red:
// comp_mult_top
module comp_mult_top #(
parameter NO_MULT   = 4     ,  
parameter APB_BADDR = 0     ,  
parameter SYS_AW    = 16    ,  
parameter REG_DW    = 16       
)(
input                    clk         ,  
input                    rst_n       ,  
input      [ SYS_AW-1:0] apb_paddr   ,  
input                    apb_psel    ,  
input                    apb_penable ,  
input                    apb_pwrite  ,  
input      [REG_DW -1:0] apb_pwdata  ,  
output                   apb_pready  ,  
output reg [REG_DW -1:0] apb_prdata  ,  
output reg               apb_pslverr ,  
output reg               mem_ce      ,  
output reg               mem_we      ,  
output reg [SYS_AW -1:0] mem_addr    ,  
output reg [     8 -1:0] mem_wr_data ,  
input      [     8 -1:0] mem_rd_data    
);
For scale: ~2500 cells after synthesis, ~180 flip-flops, roughly 21000 µm² of cells after synthesis.
Settings: LEC_CHECK=0, CAP_MARGIN=20, CELL_PAD_IN_SITES_DETAIL_PLACEMENT=1, CELL_PAD_IN_SITES_GLOBAL_PLACEMENT=0, CORE_ASPECT_RATIO=1.38, CORE_MARGIN=3, CORE_UTILIZATION=51, MAX_ROUTING_LAYER=met4, PLACE_DENSITY_LB_ADDON=0.16, SETUP_SLACK_MARGIN=1.73, SLEW_MARGIN=20, TNS_END_PERCENT=60; clock period 7.28 ns.
run.sh (not shown) runs the stock make flow with config.mk's settings and CLKGATE_MAP_FILE=.
Finished, but not clean: red, with setup timing.
--- input diff red..blue ---
# red
export LEC_CHECK = 0
export CAP_MARGIN = 20
export CELL_PAD_IN_SITES_DETAIL_PLACEMENT = 1
export CELL_PAD_IN_SITES_GLOBAL_PLACEMENT = 0
export CORE_ASPECT_RATIO = 1.38
export CORE_MARGIN = 3
export CORE_UTILIZATION = 51
export MAX_ROUTING_LAYER = met4
export PLACE_DENSITY_LB_ADDON = 0.16
export SETUP_SLACK_MARGIN = 1.73
export SLEW_MARGIN = 20
export TNS_END_PERCENT = 60
create_clock -name core_clock -period 7.28 [get_ports {clk}]
# blue
export LEC_CHECK = 0
export CAP_MARGIN = 20
export CORE_MARGIN = 2
export CORE_UTILIZATION = 66
export HOLD_SLACK_MARGIN = 0.28
export SETUP_SLACK_MARGIN = -0.49
export SLEW_MARGIN = 20
create_clock -name core_clock -period 7.58 [get_ports {clk}]
Results
- blue vs red — routed wire length on met3 dropped about 60%.
- Nothing crashed in blue and all stages finished; the problem is that the final layout failed, the offending checks being setup timing.
- Via count (blue vs. red) decreases by more than 10%
- Die boundary height went down by more than a quarter going from red to blue.
- In blue relative to red, sum of routed wire length over all layers had gone down by more than a quarter.
- Per the comparison of blue with red, total stage count of the critical path grew by 1, slack of the critical path +0.70 ns, final-report setup violation count lower.
--- input diff blue..green ---
# blue
export LEC_CHECK = 0
export CAP_MARGIN = 20
export CORE_MARGIN = 2
export CORE_UTILIZATION = 66
export HOLD_SLACK_MARGIN = 0.28
export SETUP_SLACK_MARGIN = -0.49
export SLEW_MARGIN = 20
create_clock -name core_clock -period 7.58 [get_ports {clk}]
# green
export LEC_CHECK = 0
export CAP_MARGIN = 20
export CORE_MARGIN = 2
export CORE_UTILIZATION = 40
export SLEW_MARGIN = 20
create_clock -name core_clock -period 9.39 [get_ports {clk}]
Findings:
FAIL: blue; every other run in green and blue is clean
Compared with blue, placed cell count in green increased by a few percent.
Comparing green and blue, the higher clock power share was measured on green.
Compared with blue, in green relative area change from synthesis to final layout decreased by 4.3 points relative to the old numbers, core utilization now sits lower, final instance count without filler cells now larger.
[inputs] orange vs green
# green
export LEC_CHECK = 0
export CAP_MARGIN = 20
export CORE_MARGIN = 2
export CORE_UTILIZATION = 40
export SLEW_MARGIN = 20
create_clock -name core_clock -period 9.39 [get_ports {clk}]
# orange
export LEC_CHECK = 0
export ABC_AREA = 1
export CAP_MARGIN = 20
export CORE_MARGIN = 2
export CORE_UTILIZATION = 60
export CTS_CLUSTER_SIZE = 98
export SLEW_MARGIN = 20
export TNS_END_PERCENT = 5
create_clock -name core_clock -period 5.15 [get_ports {clk}]
Findings:
Final checks on orange, whose flow otherwise completed, came back failing, citing setup timing.
green was carried through to the last stage, and its layout satisfied the timing, DRC and antenna checks.
Relative to green, routed via count has increased by 7391 in orange.
Relative to green, orange degrades static leakage.
Between orange and green, xor and xnor area share after synthesis is higher for green, orange comes in under that.
Number of cells in the design after placement (green / orange): 0.76
In the tables for orange and green, global-route usage reads lower with green.
orange vs green, cell with the largest stage delay on the worst path: sky130_fd_sc_hd__fa_1 vs sky130_fd_sc_hd__or4b_2
orange falls short of green in first-iteration DRC count.
Worst setup slack (higher): green
Run comparison: orange worst setup path startpoint data_reg[8]; green worst setup path startpoint mem_rd_data[1]
Against green as the reference, orange delivers a lower area fraction in compound gates after synthesis.

Setup of north:
Starting RTL as in the previous note.
// comp_mult_top
module comp_mult_top #(
parameter NO_MULT   = 4     ,  
parameter APB_BADDR = 0     ,  
parameter SYS_AW    = 16    ,  
parameter REG_DW    = 16       
)(
input                    clk         ,  
input                    rst_n       ,  
input      [ SYS_AW-1:0] apb_paddr   ,  
input                    apb_psel    ,  
input                    apb_penable ,  
input                    apb_pwrite  ,  
input      [REG_DW -1:0] apb_pwdata  ,  
output                   apb_pready  ,  
output reg [REG_DW -1:0] apb_prdata  ,  
output reg               apb_pslverr ,  
output reg               mem_ce      ,  
output reg               mem_we      ,  
output reg [SYS_AW -1:0] mem_addr    ,  
output reg [     8 -1:0] mem_wr_data ,  
input      [     8 -1:0] mem_rd_data    
);
clock: 9.98 ns
lec_check: 0
abc_area: 1
cap_margin: 25
core_aspect_ratio: 1.88
core_margin: 8
core_utilization: 72
cts_cluster_diameter: 227
cts_cluster_size: 98
gpl_routability_driven: 0
gpl_timing_driven: 1
hold_slack_margin: 0.19
place_density_lb_addon: 0.3
slew_margin: 20
tns_end_percent: 20
north: flow completed, timing, DRC and antenna clean
## Diff of input files: south against north
Settings: CORE_MARGIN now 7, was 8; CTS_CLUSTER_DIAMETER no longer set, was 227; TNS_END_PERCENT no longer set, was 20; CTS_CLUSTER_SIZE now 92, was 98; CELL_PAD_IN_SITES_DETAIL_PLACEMENT now 1, previously not set; SLEW_MARGIN now 40, was 20; GPL_ROUTABILITY_DRIVEN now 1, was 0; CORE_UTILIZATION now 41, was 72; CAP_MARGIN now 5, was 25; GPL_TIMING_DRIVEN now 0, was 1; SETUP_SLACK_MARGIN now 0.67, previously not set; CORE_ASPECT_RATIO no longer set, was 1.88; ABC_AREA now 0, was 1; PLACE_DENSITY_LB_ADDON now 0.17, was 0.3; MAX_ROUTING_LAYER now met5, previously not set.
### Flow results
Per the comparison of south with north, floorplan core area went up; sequential logic power shows no meaningful change; die outline width rose by about 65%.
No activity file was given, so power comes from the tool's default toggle rates.
